// ResonantLowPassFilter
module ResonantLowPassFilter(
    input clk,
    input signed [15:0] audio_in,
    input signed [15:0] cutoff,
    input signed [15:0] resonance,
    input signed [15:0] gain,
    input reset_n,
    output reg signed [15:0] filtered_audio
);
    parameter [15:0] MAX_POS_VALUE = 16'h7FFF;
    parameter [15:0] MIN_NEG_VALUE = -16'h8000;
    reg signed [15:0] state;
    reg signed [15:0] feedback;
    reg signed [15:0] output_reg;
    reg signed [15:0] alpha;
    reg signed [15:0] beta;
    reg signed [15:0] gamma;
    wire signed [31:0] fb_prod  = $signed(state) * $signed(beta);
    wire signed [31:0] out_prod = $signed(state) * $signed(alpha);
    wire signed [16:0] fb_full  = fb_prod >>> 15;
    wire signed [16:0] out_full = out_prod >>> 15;
    wire signed [16:0] st_full  = $signed(audio_in) - $signed(feedback);
    wire signed [16:0] fa_full  = $signed(output_reg) + ($signed(gamma) >>> 1);
    function signed [15:0] sat17;
        input signed [16:0] v;
        begin
            if (v > $signed({MAX_POS_VALUE[15], MAX_POS_VALUE}))
                sat17 = $signed(MAX_POS_VALUE);
            else if (v < $signed({MIN_NEG_VALUE[15], MIN_NEG_VALUE}))
                sat17 = $signed(MIN_NEG_VALUE);
            else
                sat17 = v[15:0];
        end
    endfunction
    always @(posedge clk or negedge reset_n) begin
        if (!reset_n) begin
            state <= $signed(16'h0000);
            feedback <= $signed(16'h0000);
            output_reg <= $signed(16'h0000);
            alpha <= $signed(16'h0000);
            beta <= $signed(16'h0000);
            gamma <= $signed(16'h0000);
            filtered_audio <= $signed(16'h0000);
        end else begin
            alpha <= $signed(cutoff);
            beta <= $signed(resonance);
            gamma <= $signed(gain);
            feedback <= sat17(fb_full);
            state <= sat17(st_full);
  ...
make LEC_CHECK=0 ABC_AREA=1 CAP_MARGIN=20 CORE_ASPECT_RATIO=0.98 CORE_MARGIN=7 CORE_UTILIZATION=40 CTS_CLUSTER_DIAMETER=34 GPL_ROUTABILITY_DRIVEN=0 MAX_ROUTING_LAYER=met4 PLACE_DENSITY_LB_ADDON=0.09 SLEW_MARGIN=20 TNS_END_PERCENT=25 finish   # period 10.7 ns
run.sh (not shown) runs the stock make flow with config.mk's settings and CLKGATE_MAP_FILE=.
The first run completed without violations.
Then changed:
==> flow/config.mk (replaced) <==
export PLATFORM = sky130hd
export DESIGN_NAME = ResonantLowPassFilter
export DESIGN_NICKNAME = ResonantLowPassFilter
export VERILOG_FILES = /design/flow/design.v
export SDC_FILE = /design/flow/constraint.sdc
export NUM_CORES = 4
export LEC_CHECK = 0
export CAP_MARGIN = 20
export CORE_MARGIN = 2
export CORE_UTILIZATION = 66
export MAX_ROUTING_LAYER = met4
export SETUP_SLACK_MARGIN = -0.29
export SLEW_MARGIN = 20
==> flow/constraint.sdc (replaced) <==
create_clock -name core_clock -period 3.81 [get_ports {clk}]
set_input_delay 0.7620 -clock core_clock [delete_from_list [all_inputs] [get_ports {clk}]]
set_output_delay 0.7620 -clock core_clock [all_outputs]
set_load 0.01 [all_outputs]
=> The changed run finished but failed the layout checks on setup timing. Die area goes down by about 50%. Wire length goes down by about 18%. Setup slack loses 6300 ps. Maximum frequency goes up by 10%. Non-clock buffer count goes up by 279.
Then changed:
--- a/flow/config.mk
+++ b/flow/config.mk
@@ -8,6 +8,5 @@
 export CAP_MARGIN = 20
 export CORE_MARGIN = 2
-export CORE_UTILIZATION = 66
-export MAX_ROUTING_LAYER = met4
-export SETUP_SLACK_MARGIN = -0.29
+export CORE_UTILIZATION = 40
+export SETUP_SLACK_MARGIN = 0.86
 export SLEW_MARGIN = 20
==> flow/constraint.sdc (replaced) <==
create_clock -name core_clock -period 6.75 [get_ports {clk}]
set_input_delay 1.3500 -clock core_clock [delete_from_list [all_inputs] [get_ports {clk}]]
set_output_delay 1.3500 -clock core_clock [all_outputs]
set_load 0.01 [all_outputs]
What happened:
- The new run finished clean
- synthesized area stays the same
- clock skew is about the same
- global-route usage decreases by 13 points
- cell area drops by 0.60%
- wire length rises by 0.67%
- final cell count rises by 5.9%
- worst setup slack gets better by 2800 ps
- core utilization goes down by 31 points
- die size came out higher by 63%

* * *

The RTL this note starts from:
==> flow/design.v <==
module ResonantLowPassFilter(
    input clk,
    input signed [15:0] audio_in,
    input signed [15:0] cutoff,
    input signed [15:0] resonance,
    input signed [15:0] gain,
    input reset_n,
    output reg signed [15:0] filtered_audio
);
    parameter [15:0] MAX_POS_VALUE = 16'h7FFF;
    parameter [15:0] MIN_NEG_VALUE = -16'h8000;
    reg signed [15:0] state;
    reg signed [15:0] feedback;
    reg signed [15:0] output_reg;
    reg signed [15:0] alpha;
    reg signed [15:0] beta;
    reg signed [15:0] gamma;
    wire signed [31:0] fb_prod  = $signed(state) * $signed(beta);
    wire signed [31:0] out_prod = $signed(state) * $signed(alpha);
    wire signed [16:0] fb_full  = fb_prod >>> 15;
    wire signed [16:0] out_full = out_prod >>> 15;
    wire signed [16:0] st_full  = $signed(audio_in) - $signed(feedback);
    wire signed [16:0] fa_full  = $signed(output_reg) + ($signed(gamma) >>> 1);
    function signed [15:0] sat17;
        input signed [16:0] v;
        begin
            if (v > $signed({MAX_POS_VALUE[15], MAX_POS_VALUE}))
                sat17 = $signed(MAX_POS_VALUE);
            else if (v < $signed({MIN_NEG_VALUE[15], MIN_NEG_VALUE}))
                sat17 = $signed(MIN_NEG_VALUE);
            else
                sat17 = v[15:0];
        end
    endfunction
    always @(posedge clk or negedge reset_n) begin
        if (!reset_n) begin
            state <= $signed(16'h0000);
            feedback <= $signed(16'h0000);
            output_reg <= $signed(16'h0000);
            alpha <= $signed(16'h0000);
            beta <= $signed(16'h0000);
            gamma <= $signed(16'h0000);
            filtered_audio <= $signed(16'h0000);
        end else begin
            alpha <= $signed(cutoff);
            beta <= $signed(resonance);
            gamma <= $signed(gain);
            feedback <= sat17(fb_full);
            state <= sat17(st_full);
            output_reg <= sat17(out_full);
            filtered_audio <= sat17(fa_full);  
        end
    end
endmodule
clock: 10.7 ns
lec_check: 0
abc_area: 1
cap_margin: 20
cell_pad_in_sites_detail_placement: 1
cell_pad_in_sites_global_placement: 3
core_aspect_ratio: 0.71
core_margin: 3
core_utilization: 40
cts_cluster_diameter: 167
gpl_routability_driven: 1
max_routing_layer: met4
min_routing_layer: met2
place_density_lb_addon: 0.09
setup_slack_margin: 1.6
slew_margin: 30
tns_end_percent: 25
Next try:
ABC_AREA = unset   (was 1)
CELL_PAD_IN_SITES_DETAIL_PLACEMENT = unset   (was 1)
CELL_PAD_IN_SITES_GLOBAL_PLACEMENT = unset   (was 3)
CORE_ASPECT_RATIO = unset   (was 0.71)
CORE_MARGIN = 2   (was 3)
CORE_UTILIZATION = 39   (was 40)
CTS_CLUSTER_DIAMETER = unset   (was 167)
GPL_ROUTABILITY_DRIVEN = unset   (was 1)
MAX_ROUTING_LAYER = unset   (was met4)
MIN_ROUTING_LAYER = unset   (was met2)
PLACE_DENSITY_LB_ADDON = unset   (was 0.09)
SETUP_SLACK_MARGIN = unset   (was 1.6)
SLEW_MARGIN = 20   (was 30)
TNS_END_PERCENT = unset   (was 25)
clock period = 11.0 ns   (was 10.7 ns; I/O delays follow)
=>
- wire length decreases by 36%
- fmax decreases by 4.8%
- cell area decreases by 8.9%
- count of clock-buffer cells in the layout decreases by 1
- synthesized cell count decreases by 27%
- global-route usage decreases by 21 points
Next try:
CORE_UTILIZATION = 40   (was 39)
clock period = 6.75 ns   (was 11.0 ns; I/O delays follow)
=>
- worst hold slack is worse by 16 ps
- final cell count is higher by 1.9%
- cell area increases by 3.2%
Next try:
clock period = 7.0 ns   (was 6.75 ns; I/O delays follow)
The new run completed with no timing, DRC or antenna violations.
Via count is about the same.
Maximum frequency came out lower by 2.3%.
Critical path depth came out higher by 1.
Next try:
CORE_MARGIN = 5   (was 2)
CORE_UTILIZATION = 34   (was 40)
MIN_ROUTING_LAYER = met2   (was unset)
PLACE_DENSITY_LB_ADDON = 0.02   (was unset)
TNS_END_PERCENT = 5   (was unset)
Via count rises by 36%.
Fmax falls by 0.52%.
Critical path depth is unchanged.
Non-clock buffer count rises by 28.

* * *

// ResonantLowPassFilter: RTL as listed in full above, without the edits since
Settings: LEC_CHECK=0, CAP_MARGIN=20, CELL_PAD_IN_SITES_GLOBAL_PLACEMENT=0, CORE_MARGIN=2, CORE_UTILIZATION=63, CTS_CLUSTER_DIAMETER=166, CTS_CLUSTER_SIZE=100, HOLD_SLACK_MARGIN=-0.1, PLACE_DENSITY_LB_ADDON=0.3, SETUP_SLACK_MARGIN=0.05, SLEW_MARGIN=10, TNS_END_PERCENT=20; clock period 7.0 ns.
The baseline passed the timing, DRC and antenna checks.
==> next run, changes <==
--- a/flow/config.mk
+++ b/flow/config.mk
@@ -9 +9 @@
-export CELL_PAD_IN_SITES_GLOBAL_PLACEMENT = 0
+export CELL_PAD_IN_SITES_GLOBAL_PLACEMENT = 1
@@ -11,3 +11,3 @@
-export CORE_UTILIZATION = 63
-export CTS_CLUSTER_DIAMETER = 166
-export CTS_CLUSTER_SIZE = 100
+export CORE_UTILIZATION = 40
+export CTS_CLUSTER_DIAMETER = 345
+export CTS_CLUSTER_SIZE = 22
@@ -15 +14,0 @@
-export PLACE_DENSITY_LB_ADDON = 0.3
@@ -17,2 +16 @@
-export SLEW_MARGIN = 10
-export TNS_END_PERCENT = 20
+export SLEW_MARGIN = 20
Effect: Count of clock-buffer cells in the layout does not change; critical path depth grows by 1; cell area grows by 2.4%; global-route usage shrinks by 9.2 points; register-to-register slack is better by 0.02 ns; first-iteration DRC count shrinks by 53%; setup slack is better by 0.019 ns; clock skew grows by 0.015 ns; wire length grows by 7.7%.
==> next run, changes <==
--- a/flow/config.mk
+++ b/flow/config.mk
@@ -9 +9 @@
-export CELL_PAD_IN_SITES_GLOBAL_PLACEMENT = 1
+export CELL_PAD_IN_SITES_GLOBAL_PLACEMENT = 0
@@ -11 +11 @@
-export CORE_UTILIZATION = 40
+export CORE_UTILIZATION = 63
@@ -13 +13 @@
-export CTS_CLUSTER_SIZE = 22
+export CTS_CLUSTER_SIZE = 100
@@ -16 +16,2 @@
-export SLEW_MARGIN = 20
+export SLEW_MARGIN = 10
+export TNS_END_PERCENT = 20
The changed run passed the timing, DRC and antenna checks; critical path depth falls by 1; setup slack improved by 0.046 ns; sequential share of layout area rises by 0.32 points.
==> next run, changes <==
==> flow/config.mk (replaced) <==
export PLATFORM = sky130hd
export DESIGN_NAME = ResonantLowPassFilter
export DESIGN_NICKNAME = ResonantLowPassFilter
export VERILOG_FILES = /design/flow/design.v
export SDC_FILE = /design/flow/constraint.sdc
export NUM_CORES = 4
export LEC_CHECK = 0
export CAP_MARGIN = 20
export CORE_MARGIN = 2
export CORE_UTILIZATION = 42
export CTS_CLUSTER_DIAMETER = 218
export CTS_CLUSTER_SIZE = 100
export PLACE_DENSITY = 0.88
export SLEW_MARGIN = 20
export TNS_END_PERCENT = 5
Outcome: The new run produced a clean layout. Sequential share of layout area goes down by 0.14 points. Via count increases by 1.7%. Die size rises by 49%. Clock-buffer cell count came out lower by 1. Worst setup slack gets worse by 0.14 ns. Wire length goes down by 0.79%.

* * *

== job 1544 ==
RTL: the design.v shown in full above, as it stands there.
export LEC_CHECK = 0
export CAP_MARGIN = 30
export CELL_PAD_IN_SITES_DETAIL_PLACEMENT = 1
export CELL_PAD_IN_SITES_GLOBAL_PLACEMENT = 3
export CORE_ASPECT_RATIO = 0.63
export CORE_MARGIN = 10
export CORE_UTILIZATION = 39
export CTS_CLUSTER_DIAMETER = 125
export CTS_CLUSTER_SIZE = 78
export GPL_ROUTABILITY_DRIVEN = 1
export GPL_TIMING_DRIVEN = 0
export HOLD_SLACK_MARGIN = 0.26
export MAX_ROUTING_LAYER = met4
export MIN_ROUTING_LAYER = met1
export PLACE_DENSITY_LB_ADDON = 0.1
export SLEW_MARGIN = 40
export TNS_END_PERCENT = 35
create_clock -name core_clock -period 9.33 [get_ports {clk}]
diff inputs: job 1544 => job 2964
- CELL_PAD_IN_SITES_DETAIL_PLACEMENT: 1 -> 2
- GPL_TIMING_DRIVEN: 0 -> 1
- CELL_PAD_IN_SITES_GLOBAL_PLACEMENT: 3 -> 2
- CORE_UTILIZATION: 39 -> 18
- SETUP_SLACK_MARGIN: unset -> 1.22
- CAP_MARGIN: 30 -> 20
- TNS_END_PERCENT: 35 -> unset
- CTS_CLUSTER_DIAMETER: 125 -> 93
- SLEW_MARGIN: 40 -> 20
==> results <==
Delta (job 2964 minus job 1544): wire length after detailed routing grew by 6500 um, clock-buffer cell count grew by 1, shortest period the worst path allows shrank by 0.62 ns, fmax grew by 8.2%, layout overhead on the synthesized area grew by 4.2 points.
Relative to job 2964, the following input files were edited for job 6943:
- clearing CTS_CLUSTER_SIZE, which used to be 78
- clearing CELL_PAD_IN_SITES_DETAIL_PLACEMENT, which used to be 2
- swapping 18 for 72 in CORE_UTILIZATION
- clearing MAX_ROUTING_LAYER, which used to be met4
- clearing PLACE_DENSITY_LB_ADDON, which used to be 0.1
- clearing GPL_TIMING_DRIVEN, which used to be 1
- clearing MIN_ROUTING_LAYER, which used to be met1
- clearing CTS_CLUSTER_DIAMETER, which used to be 93
- clearing GPL_ROUTABILITY_DRIVEN, which used to be 1
- clearing HOLD_SLACK_MARGIN, which used to be 0.26
- clearing CELL_PAD_IN_SITES_GLOBAL_PLACEMENT, which used to be 2
- putting PLACE_DENSITY at 0.95 where nothing was set
- clearing SETUP_SLACK_MARGIN, which used to be 1.22
- clearing CORE_ASPECT_RATIO, which used to be 0.63
- swapping 10 for 2 in CORE_MARGIN
- swapping 9.33 for 5.72 in the clock period (ns, I/O delays scaled along)
==> results <==
No crash in job 6943: every stage finished, but the layout fails its final checks due to setup timing.
Job 2964: full flow OK, the timing, DRC and antenna checks passed
The lower met3 track demand over resource in global routing of job 2964 and job 6943 is in job 2964.
When job 6943 is measured against job 2964, its post-CTS repair timing setup buffer count turns out 18 higher.
Job 6943 ends up with a final critical-path share of the clock period that is 50 points higher than in job 2964.
After detailed routing, job 2964 needs less wire than job 6943.
What job 6943 reported for via count of the first global-routing pass has to be multiplied by 0.819 to get the figure for job 2964.
Compared job 2964 against job 6943; final hold violation count within noise.
Measured against each other, job 2964 and job 6943 differ in biggest cell delay along the critical path, the higher figure coming from job 2964.
Summary — area of the placeable core, job 6943 relative to job 2964: lower, by about 75%.
Reported for job 2964 and job 6943, synthesis area per yosys turned out identical to the last digit.
The start point of the critical path comes out state[9] in one run and alpha[5] in the other, namely in job 2964 and job 6943 respectively.
Relative to job 6943, the following input files were edited for job 1211:
- PLACE_DENSITY: 0.95 -> unset
- CORE_UTILIZATION: 72 -> 66
==> comparison <==
- Status for job 1211 and job 6943: no clean run
- STATUS run=job 1211 STAGES=ALL_DONE FINAL_CHECKS=FAILED CAUSE=setup timing
- Job 6943 → job 1211: number of tapcells went up, highest clock frequency the design can meet went up, die size went up, met1 track demand over resource in global routing went down.

* * *

// ResonantLowPassFilter: RTL as listed in full above, without the edits since
clock: 5.14 ns
lec_check: 0
abc_area: 1
cap_margin: 20
core_aspect_ratio: 0.5
core_margin: 2
core_utilization: 65
cts_cluster_diameter: 356
cts_cluster_size: 99
hold_slack_margin: 0.26
place_density: 0.35
slew_margin: 20
tns_end_percent: 10
The first run ran to the end with violations: setup timing.
Edit:
- CORE_ASPECT_RATIO: 0.5 -> not set
- CORE_UTILIZATION: 65 -> 57
- HOLD_SLACK_MARGIN: 0.26 -> not set
- PLACE_DENSITY: 0.35 -> not set
- TNS_END_PERCENT: 10 -> not set
What happened: The new run ran to the end with violations: setup timing; core utilization falls by 11 points; clock skew rises by 8.6 ps; via count falls slightly; die area rises by roughly a tenth; cell count rises slightly; global-route usage falls by 3.8 points; synthesized area does not change; design area falls slightly.
